==> job 3908 <==
==> flow/design.v <==
module alu_design #(parameter W = 8)(
    input clk, rst, mode, ce, cin,
    input [1:0] inp_valid,
    input [7:0] opa, opb,
    input [3:0] cmd,
    output reg err, ov, cout, g, l, e,
    output reg [15:0] res
);
parameter INV_INP = 2'b00, OPA_VALID = 2'b01, OPB_VALID = 2'b10, OPA_AND_OPB_VALID = 2'b11;
reg [7:0] opa_p, opb_p;
reg [3:0] cmd_p;
reg [1:0] valid_p;
reg mode_p, cin_p;
reg [15:0] res_p;
reg cout_p, ov_p, g_p, l_p, e_p, err_p;
always @(posedge clk or posedge rst) begin
    if (rst) begin
        opa_p <= 0;
        opb_p <= 0;
        cmd_p <= 0;
        valid_p <= 0;
        cin_p <= 0;
        mode_p <= 0;
    end else if (ce) begin
        opa_p <= opa;
        opb_p <= opb;
        cmd_p <= cmd;
        valid_p <= inp_valid;
        cin_p <= cin;
        mode_p <= mode;
    end
end
always @(*) begin
    res_p = 0;
    err_p = 0;
    cout_p = 0;
    ov_p = 0;
    g_p = 0;
    l_p = 0;
    e_p = 0;
    if (ce) begin
        if (mode_p == 1) begin
            case (valid_p)
                INV_INP: begin
                    res_p = 0;
                    err_p = 1;
                end
                OPA_VALID: begin
                    case (cmd_p)
                        4'b0100: begin
                            res_p = opa_p + 1;
                            cout_p = res_p[8];
                        end
                        4'b0101: begin
                            res_p = opa_p - 1;
                            ov_p = res_p[8];
                        end
                        default: err_p = 1;
                    endcase
                end
                OPB_VALID: begin
                    case (cmd_p)
                        4'b0110: begin
                            res_p = opb_p + 1;
                            cout_p = res_p[8];
                        end
                        4'b0111: begin
                            res_p = opb_p - 1;
                            ov_p = res_p[8];
                        end
                        default: err_p = 1;
                    endcase
                end
                OPA_AND_OPB_VALID: begin
                    case (cmd_p)
                        4'b0000: begin
                            res_p = opa_p + opb_p;
                            cout_p = res_p[8];
                        end
                        4'b0001: begin
                            res_p = opa_p - opb_p;
                            ov_p = res_p[8];
                        end
                        4'b0010: begin
                            res_p = opa_p + opb_p + cin_p;
                            cout_p = res_p[8];
                        end
                        4'b0011: begin
                            res_p = opa_p - opb_p - cin_p;
                            ov_p = res_p[8];
                        end
                        4'b1000: begin
                            g_p = (opa_p > opb_p);
                            l_p = (opa_p < opb_p);
                            e_p = (opa_p == opb_p);
                        end
                        4'b1001: begin
                            res_p = (opa_p + 1) * (opb_p + 1);
                        end
                        4'b1010: begin
                            res_p = (opa_p << 1) * opb_p;
                        end
                        4'b1011: begin
                            res_p = $signed(opa_p) + $signed(opb_p);
                            ov_p = (($signed(opa_p) > 0) && ($signed(opb_p) > 0) && ($signed(res_p[7:0]) < 0)) ||
                                   (($signed(opa_p) < 0) && ($signed(opb_p) < 0) && ($signed(res_p[7:0]) > 0));
                        end
                        4'b1100: begin
                            res_p = $signed(opa_p) - $signed(opb_p);
                            ov_p = (($signed(opa_p) > 0) && ($signed(opb_p) < 0) && ($signed(res_p[7:0]) < 0)) ||
                                   (($signed(opa_p) < 0) && ($signed(opb_p) > 0) && ($signed(res_p[7:0]) > 0));
                        end
                        default: err_p = 1;
                    endcase
                end
                default: err_p = 1;
            endcase
        end else begin
            case (valid_p)
                INV_INP: begin
                    res_p = 0;
                    err_p = 1;
                end
                OPA_VALID: begin
                    case (cmd_p)
                        4'b0110: res_p = ~opa_p;
                        4'b1000: res_p = opa_p >> 1;
                        4'b1001: res_p = opa_p << 1;
                        default: err_p = 1;
                    endcase
                end
                OPB_VALID: begin
                    case (cmd_p)
                        4'b0111: res_p = ~opb_p;
                        4'b1010: res_p = opb_p >> 1;
                        4'b1011: res_p = opb_p << 1;
                        default: err_p = 1;
                    endcase
                end
                OPA_AND_OPB_VALID: begin
                    case (cmd_p)
                        4'b0000: res_p = opa_p & opb_p;
                        4'b0010: res_p = opa_p | opb_p;
                        4'b0001: res_p = ~(opa_p & opb_p);
                        4'b0011: res_p = ~(opa_p | opb_p);
                        4'b0100: res_p = opa_p ^ opb_p;
                        4'b0101: res_p = ~(opa_p ^ opb_p);
                        4'b1100: begin
                            if (|opb_p[7:4]) err_p = 1;
                            else res_p = (opa_p << opb_p[2:0]) | (opa_p >> (8 - opb_p[2:0]));
                        end
                        4'b1101: begin
                            if (|opb_p[7:4]) err_p = 1;
                            else res_p = (opa_p >> opb_p[2:0]) | (opa_p << (8 - opb_p[2:0]));
                        end
                        default: err_p = 1;
                    endcase
                end
                default: err_p = 1;
            endcase
        end
    end
end
always @(posedge clk or posedge rst) begin
    if (rst) begin
        res <= 0;
        cout <= 0;
        ov <= 0;
        g <= 0;
        l <= 0;
        e <= 0;
        err <= 0;
    end else if (ce) begin
        res <= res_p;
        cout <= cout_p;
        ov <= ov_p;
        g <= g_p;
        l <= l_p;
        e <= e_p;
        err <= err_p;
    end
end
endmodule
==> flow/run.sh <==
#!/bin/bash
# the make line also repeats each setting of config.mk as NAME=value (left out here)
make -C /OpenROAD-flow-scripts/flow DESIGN_CONFIG=/design/flow/config.mk WORK_HOME=/design/flow/orfs CLKGATE_MAP_FILE= finish
==> flow/config.mk <==
export PLATFORM = sky130hd
export DESIGN_NAME = alu_design
export DESIGN_NICKNAME = alu_design
export VERILOG_FILES = /design/flow/design.v
export SDC_FILE = /design/flow/constraint.sdc
export NUM_CORES = 4
export LEC_CHECK = 0
export CAP_MARGIN = 10
export CORE_ASPECT_RATIO = 0.89
export CORE_MARGIN = 7
export CORE_UTILIZATION = 49
export CTS_CLUSTER_DIAMETER = 238
export CTS_CLUSTER_SIZE = 98
export GPL_TIMING_DRIVEN = 1
export MAX_ROUTING_LAYER = met5
export MIN_ROUTING_LAYER = met1
export PLACE_DENSITY = 0.35
export SETUP_SLACK_MARGIN = 0.3
export SLEW_MARGIN = 20
export TNS_END_PERCENT = 15
==> flow/constraint.sdc <==
create_clock -name core_clock -period 5.45 [get_ports {clk}]
set_input_delay 1.0900 -clock core_clock [delete_from_list [all_inputs] [get_ports {clk}]]
set_output_delay 1.0900 -clock core_clock [all_outputs]
set_load 0.01 [all_outputs]
==> job 546 (differences from job 3908) <==
- CAP_MARGIN: 10 -> 20
- CORE_ASPECT_RATIO: 0.89 -> default
- CORE_MARGIN: 7 -> 2
- CORE_UTILIZATION: 49 -> 68
- CTS_CLUSTER_DIAMETER: 238 -> default
- CTS_CLUSTER_SIZE: 98 -> default
- GPL_TIMING_DRIVEN: 1 -> default
- MAX_ROUTING_LAYER: met5 -> default
- MIN_ROUTING_LAYER: met1 -> default
- PLACE_DENSITY: 0.35 -> default
- SETUP_SLACK_MARGIN: 0.3 -> default
- TNS_END_PERCENT: 15 -> default
==> flow/constraint.sdc (replaced) <==
create_clock -name core_clock -period 6.49 [get_ports {clk}]
set_input_delay 1.2980 -clock core_clock [delete_from_list [all_inputs] [get_ports {clk}]]
set_output_delay 1.2980 -clock core_clock [all_outputs]
set_load 0.01 [all_outputs]
==> job 5352 (differences from job 3908) <==
- CAP_MARGIN: 10 -> 40
- CORE_ASPECT_RATIO: 0.89 -> 0.5
- CORE_UTILIZATION: 49 -> 59
- HOLD_SLACK_MARGIN: default -> 0.3
- SETUP_SLACK_MARGIN: 0.3 -> default
==> job 6578 (differences from job 3908) <==
- ABC_AREA: default -> 1
- CAP_MARGIN: 10 -> 0
- CORE_ASPECT_RATIO: 0.89 -> default
- CORE_MARGIN: 7 -> 2
- CORE_UTILIZATION: 49 -> 72
- CTS_CLUSTER_DIAMETER: 238 -> default
- CTS_CLUSTER_SIZE: 98 -> 10
- GPL_TIMING_DRIVEN: 1 -> default
- HOLD_SLACK_MARGIN: default -> 0.28
- MAX_ROUTING_LAYER: met5 -> default
- MIN_ROUTING_LAYER: met1 -> default
- PLACE_DENSITY: 0.35 -> default
- SETUP_SLACK_MARGIN: 0.3 -> default
- TNS_END_PERCENT: 15 -> 5
==> flow/constraint.sdc (replaced) <==
create_clock -name core_clock -period 3.81 [get_ports {clk}]
set_input_delay 0.7620 -clock core_clock [delete_from_list [all_inputs] [get_ports {clk}]]
set_output_delay 0.7620 -clock core_clock [all_outputs]
set_load 0.01 [all_outputs]
==> comparison <==
- Job 6578 aborted during global routing (5_1_grt) with GRT-0116. Job 546 completed with no timing, DRC or antenna violations. Job 5352 finished but failed the layout checks on negative setup slack. Job 3908 passed the timing, design-rule and antenna checks.
- Clock power, highest first: job 5352, job 3908, job 546.
- Against job 546, the first-iteration DRC count of job 5352 is smaller by about 2%.
- The highest combinational power belongs to job 5352, the lowest to job 546.
- Worst hold slack: job 3908 > job 5352 > job 546.
- The lowest register-to-register slack belongs to job 5352, the highest to job 546.
- Clock skew, highest first: job 5352, job 546, job 3908.
- Cell area, lowest first: job 546, job 3908, job 5352.
- Between job 3908 and job 5352, the lower maximum frequency is in job 5352 (gap 6.9%, measured against job 5352).

* * *

==> inputs of harbor <==
Starts from the design.v that is shown in full above.
Settings: LEC_CHECK=0, CAP_MARGIN=20, CORE_ASPECT_RATIO=1.75, CORE_MARGIN=9, CORE_UTILIZATION=56, CTS_CLUSTER_DIAMETER=311, CTS_CLUSTER_SIZE=89, PLACE_DENSITY=0.35, SLEW_MARGIN=20, TNS_END_PERCENT=15; clock period 7.0 ns.
run.sh (not shown) runs the stock make flow with config.mk's settings and CLKGATE_MAP_FILE=.
==> inputs of willow, as changes to harbor <==
CORE_ASPECT_RATIO = unset   (was 1.75)
CORE_MARGIN = 2   (was 9)
CORE_UTILIZATION = 65   (was 56)
CTS_CLUSTER_DIAMETER = unset   (was 311)
CTS_CLUSTER_SIZE = unset   (was 89)
PLACE_DENSITY = unset   (was 0.35)
PLACE_DENSITY_LB_ADDON = 0.0   (was unset)
TNS_END_PERCENT = unset   (was 15)
==> flow/constraint.sdc (replaced) <==
create_clock -name core_clock -period 5.71 [get_ports {clk}]
set_input_delay 1.1420 -clock core_clock [delete_from_list [all_inputs] [get_ports {clk}]]
set_output_delay 1.1420 -clock core_clock [all_outputs]
set_load 0.01 [all_outputs]
==> Slide: Implementation Results <==
Run Summary

Hold path
  • Worst Hold End: res[0]
  • HP Start: res[0]

Final timing
  • Final setup skew: 0.00767 ns
  • Worst Hold Margin: 0.491 ns
  • Final Cycle Share: 91.0%

GRT
  • Vias in the first global route: 11,900

Worst setup path
  • Critical path startpoint: opb_p[4]
  • CP Depth: 19

Die
  • Die W: 124 um

Power
  • Reg power frac: 11.1%

Outcome
  • Status: timing/DRC/antenna clean

Placement
  • Placed instance area: 0.0118 sq mm
  • Place WS: 0.881 ns

Finish
  • Non-clk buf share: 6.55%
  • Fin cells: 1,710
(the above is from harbor)
==> Slide: Implementation Results <==
Run Summary

Power
  • Reg power frac: 11.0%

Hold path
  • HP Start: cout

Final timing
  • Final setup skew: 0.0208 ns
  • Worst Hold Margin: 0.488 ns
  • Final Cycle Share: 97.5%

Die
  • Die W: 135 um

Placement
  • Place WS: -0.0875 ns
  • Placed instance area: 0.0120 sq mm

Finish
  • Non-clk buf share: 8.72%
  • Fin cells: 1,729

Outcome
  • Status: timing/DRC/antenna clean

Worst setup path
  • Critical path startpoint: opb_p[0]
  • CP Depth: 21

GRT
  • Vias in the first global route: 11,600

Detailed routing
  • Via count: 12,400
(the above is from willow)

* * *

==> job 1885 <==
Starts from the design.v that is shown in full above.
Settings: LEC_CHECK=0, CAP_MARGIN=25, CELL_PAD_IN_SITES_GLOBAL_PLACEMENT=3, CORE_ASPECT_RATIO=1.71, CORE_MARGIN=6, CORE_UTILIZATION=40, CTS_CLUSTER_DIAMETER=264, CTS_CLUSTER_SIZE=26, GPL_ROUTABILITY_DRIVEN=0, GPL_TIMING_DRIVEN=0, HOLD_SLACK_MARGIN=0.09, PLACE_DENSITY_LB_ADDON=0.09, SETUP_SLACK_MARGIN=2.34, SLEW_MARGIN=20; clock period 10.4 ns.
==> job 3991: changes against job 1885 <==
- ABC_AREA: default -> 1
- CAP_MARGIN: 25 -> 20
- CELL_PAD_IN_SITES_GLOBAL_PLACEMENT: 3 -> default
- CORE_ASPECT_RATIO: 1.71 -> 0.5
- CORE_MARGIN: 6 -> 2
- CORE_UTILIZATION: 40 -> 72
- CTS_CLUSTER_DIAMETER: 264 -> 391
- CTS_CLUSTER_SIZE: 26 -> 99
- GPL_ROUTABILITY_DRIVEN: 0 -> default
- GPL_TIMING_DRIVEN: 0 -> default
- HOLD_SLACK_MARGIN: 0.09 -> default
- PLACE_DENSITY_LB_ADDON: 0.09 -> default
- SETUP_SLACK_MARGIN: 2.34 -> default
==> flow/constraint.sdc (replaced) <==
create_clock -name core_clock -period 2.15 [get_ports {clk}]
set_input_delay 0.4300 -clock core_clock [delete_from_list [all_inputs] [get_ports {clk}]]
set_output_delay 0.4300 -clock core_clock [all_outputs]
set_load 0.01 [all_outputs]
==> qor summary <==
item	job 3991	job 1885
Outcome	did not finish	finished clean
Last stage reached	3_5_place_dp	-
Multiplexer share of the synthesized area	0%	4.31%
Site Rows	31	79
Most common cell in the synthesized netlist	sky130_fd_sc_hd__nand2_1	sky130_fd_sc_hd__nor2_1
Die Width	179 um	139 um
Distinct cells, synth	47	86
Chip Area, Yosys	11000 um2	11100 um2
Post-Synth Simple-Gate Area	31.1%	20.9%
Die height	91.5 um	230 um
Placeable core region	14700 um2	27200 um2
Syn_area_per_cell	6.26 um2	7.58 um2
Share of the synthesized netlist area taken by xor and xnor gates	1.74%	6.21%
Core Util at FP	74.9%	40.8%
Post-synthesis adder-cell area fraction	27.0%	26.8%
Cell taking the most area after synthesis	sky130_fd_sc_hd__nand2_1	sky130_fd_sc_hd__fa_1

* * *

==> inputs of 10-05 <==
// alu_design: RTL as listed in full above, without the edits since
clock: 5.56 ns
lec_check: 0
cap_margin: 20
core_margin: 2
core_utilization: 68
cts_cluster_diameter: 28
slew_margin: 20
==> inputs of 06-01, as changes to 10-05 <==
- CORE_MARGIN: 2 -> 6
- CORE_UTILIZATION: 68 -> 56
- CTS_CLUSTER_DIAMETER: 28 -> 311
- CTS_CLUSTER_SIZE: not set -> 89
- TNS_END_PERCENT: not set -> 15
==> flow/constraint.sdc (replaced) <==
create_clock -name core_clock -period 7.0 [get_ports {clk}]
set_input_delay 1.4000 -clock core_clock [delete_from_list [all_inputs] [get_ports {clk}]]
set_output_delay 1.4000 -clock core_clock [all_outputs]
set_load 0.01 [all_outputs]
==> highlights.md <==
STA
• 0.00819 ns — Post-Route Skew
• 2 — final tally of setup violations
• -0.106 ns — worst-case setup margin in the final layout
• 0.505 ns — hold slack final
• 5.67 ns — final critical-path required period
• 1.12 ns — Worst Max-Slew Pin Slew

Detailed routing
• 2749 — number of violations reported at the end of detailed-routing iteration 0
• 15600 microns — met1 wire length

Min path
• res[0] — end point of the most critical hold path

GRT
• 11826 — via count of the first global-routing pass

Setup path
• res[12] — endpoint of the worst-slack reg-to-reg timing path

Layout
• 0.103 — Non-clock buffering overhead

Floorplan
• 132 microns — DIE HEIGHT

Run status
• finished with violations — result of the run
• negative setup slack — violated layout checks

[end of results for 10-05]
==> highlights.md <==
Run status
• finished clean — result of the run

STA
• 1.29 ns — Worst Max-Slew Pin Slew
• 0.0203 ns — Post-Route Skew
• 6.18 ns — final critical-path required period
• 0 — final tally of setup violations
• 0.497 ns — hold slack final
• 0.824 ns — worst-case setup margin in the final layout

Setup path
• opa_p[1] — launching element of the worst setup path
• res[14] — endpoint of the worst-slack reg-to-reg timing path
• opa_p[1] — startpoint of the worst register-to-register path

Detailed routing
• 1918 — number of violations reported at the end of detailed-routing iteration 0
• 16900 microns — met1 wire length
• 0 — remaining design rule violation count

Synthesis
• sky130_fd_sc_hd__dfrtp_1 — most used flip-flop cell
• 0.104 — sequential fraction of the synthesis area

Layout
• 0.0647 — Non-clock buffering overhead

Min path
• 1 — number of cells on the worst hold path
• cout — end point of the most critical hold path

GRT
• 10982 — via count of the first global-routing pass

[end of results for 06-01]

* * *

==> run F <==
// alu_design: RTL as listed in full above, without the edits since
clock: 5.45 ns
lec_check: 0
cap_margin: 10
cell_pad_in_sites_detail_placement: 2
core_aspect_ratio: 0.53
core_margin: 2
core_utilization: 56
cts_cluster_size: 80
gpl_timing_driven: 1
hold_slack_margin: -0.03
max_routing_layer: met4
min_routing_layer: met1
place_density: 0.46
setup_slack_margin: 0.3
slew_margin: 20
tns_end_percent: 60
==> run P: changes against run F <==
==> flow/config.mk (replaced) <==
export PLATFORM = sky130hd
export DESIGN_NAME = alu_design
export DESIGN_NICKNAME = alu_design
export VERILOG_FILES = /design/flow/design.v
export SDC_FILE = /design/flow/constraint.sdc
export NUM_CORES = 4
export LEC_CHECK = 0
export ABC_AREA = 1
export CAP_MARGIN = 20
export CORE_MARGIN = 2
export CORE_UTILIZATION = 69
export SLEW_MARGIN = 20
==> flow/constraint.sdc (replaced) <==
create_clock -name core_clock -period 7.15 [get_ports {clk}]
set_input_delay 1.4300 -clock core_clock [delete_from_list [all_inputs] [get_ports {clk}]]
set_output_delay 1.4300 -clock core_clock [all_outputs]
set_load 0.01 [all_outputs]
==> run C: changes against run F <==
==> flow/config.mk (replaced) <==
export PLATFORM = sky130hd
export DESIGN_NAME = alu_design
export DESIGN_NICKNAME = alu_design
export VERILOG_FILES = /design/flow/design.v
export SDC_FILE = /design/flow/constraint.sdc
export NUM_CORES = 4
export LEC_CHECK = 0
export CAP_MARGIN = 20
export CORE_MARGIN = 2
export CORE_UTILIZATION = 40
export CTS_CLUSTER_DIAMETER = 238
export PLACE_DENSITY_LB_ADDON = 0.09
export SLEW_MARGIN = 20
==> flow/constraint.sdc (replaced) <==
create_clock -name core_clock -period 7.0 [get_ports {clk}]
set_input_delay 1.4000 -clock core_clock [delete_from_list [all_inputs] [get_ports {clk}]]
set_output_delay 1.4000 -clock core_clock [all_outputs]
set_load 0.01 [all_outputs]
==> run X: changes against run F <==
==> flow/config.mk (replaced) <==
export PLATFORM = sky130hd
export DESIGN_NAME = alu_design
export DESIGN_NICKNAME = alu_design
export VERILOG_FILES = /design/flow/design.v
export SDC_FILE = /design/flow/constraint.sdc
export NUM_CORES = 4
export LEC_CHECK = 0
export ABC_AREA = 1
export CAP_MARGIN = 10
export CELL_PAD_IN_SITES_DETAIL_PLACEMENT = 0
export CORE_ASPECT_RATIO = 0.53
export CORE_MARGIN = 4
export CORE_UTILIZATION = 56
export CTS_CLUSTER_DIAMETER = 29
export CTS_CLUSTER_SIZE = 80
export GPL_ROUTABILITY_DRIVEN = 0
export GPL_TIMING_DRIVEN = 1
export HOLD_SLACK_MARGIN = 0.05
export MAX_ROUTING_LAYER = met4
export MIN_ROUTING_LAYER = met2
export PLACE_DENSITY = 0.46
export SETUP_SLACK_MARGIN = 1.56
export SLEW_MARGIN = 15
export TNS_END_PERCENT = 60
==> flow_metrics.rpt <==
==== FLOW RESULTS ====
----------------------------------------------------
[Outcome]
  Result of the run ........................ stopped before the end
  Stage where the flow stopped ........................ global routing
  Error text reported by the tool ........................ [ERROR GRT-0116] Global routing finished with congestion. Check the congestion regions in the DRC Viewer.

[Synthesis]
  Area share of xor/xnor cells in the synthesized design ........................ 0.01738
  Nets at Floorplan ........................ 1972
  Complex-gate fraction of the synthesized area ........................ 0.1637
  Largest combinational cell category by area ........................ simple AND/OR/NAND/NOR gates
  Area of the mapped netlist ........................ about 11000 sq um

[Floorplanning]
  Vertical extent of the die ........................ between 100 and 150 um
  Starting density of the core ........................ 0.5693

----------------------------------------------------
-- figures above: run X

==> flow_metrics.rpt <==
FLOW METRICS REPORT
----------------------------------------------------
[Worst hold path]
  Beginning of the worst hold path ........................ cout
  Instance count along the most critical hold path ........................ 1

[Synthesis]
  Complex-gate fraction of the synthesized area ........................ 0.2237
  Area of the mapped netlist ........................ ~11000 sq um
  Nets at Floorplan ........................ about 1.7k
  Largest combinational cell category by area ........................ adder cells
  Synth Register Bits ........................ 46

[Power and ir drop]
  Fraction of power consumed by sequential logic ........................ 0.114

[Clock network]
  Cell chosen for the clock root ........................ clkbuf_16

[Layout]
  Number of standard cells in the layout, taps in and fillers out ........................ 1845
  Combinational share of cell area ........................ 0.7358

[Floorplanning]
  Starting density of the core ........................ 0.4090
  Vertical extent of the die ........................ 170.5 um
  Core footprint ........................ 27100 sq um

[Outcome]
  Result of the run ........................ timing/DRC/antenna clean

[Routing]
  Number of design-rule violations left by the first detailed-router iteration ........................ 1323
  Average wire per standard cell ........................ 25.24 um

[Timing]
  Final TNS setup ........................ 0 ns

----------------------------------------------------
-- figures above: run C

==> flow_metrics.rpt <==
FLOW METRICS REPORT
----------------------------------------------------
[Floorplanning]
  Cell row count ........................ around 46
  Horiz. Die Dim ........................ between 100 and 150 um
  Starting density of the core ........................ 0.6986

[Layout]
  NumNets Final ........................ 1994
  Logic Gate Count ........................ ~1.3k

[Clock network]
  Clk buf depth ........................ 2

[Outcome]
  Result of the run ........................ timing/DRC/antenna clean

[Worst hold path]
  End point of the worst hold path ........................ res[3]

[Routing]
  Routed met1 length ........................ 14870 um
  Number of design-rule violations left by the first detailed-router iteration ........................ ~2.2k

[Synthesis]
  Largest combinational cell category by area ........................ simple AND/OR/NAND/NOR gates
  Area of the mapped netlist ........................ around 11000 sq um

----------------------------------------------------
-- figures above: run P

==> flow_metrics.rpt <==
==== FLOW RESULTS ====
----------------------------------------------------
[Outcome]
  Result of the run ........................ stopped before the end
  Stage where the flow stopped ........................ detailed placement
  Error text reported by the tool ........................ [ERROR DPL-0033] detailed placement checks failed during check placement.

[Synthesis]
  Nets at Floorplan ........................ 1676
  Mux frac, synth ........................ 0.04312
  Complex-gate fraction of the synthesized area ........................ 0.2237
  Largest combinational cell category by area ........................ adder cells
  Most frequently used cell type in the post-synthesis netlist ........................ nor2_1
  # Cells Yosys ........................ 1463
  Area share of xor/xnor cells in the synthesized design ........................ 0.06208
  Area of the mapped netlist ........................ 11080 sq um

[Floorplanning]
  Starting density of the core ........................ 0.5714
  Vertical extent of the die ........................ 106.4 um

[Placed design]
  Global placer's final weighted congestion ........................ 1.125

----------------------------------------------------
-- figures above: run F

Power figures rest on the tool's default switching activity, not on a simulated workload.
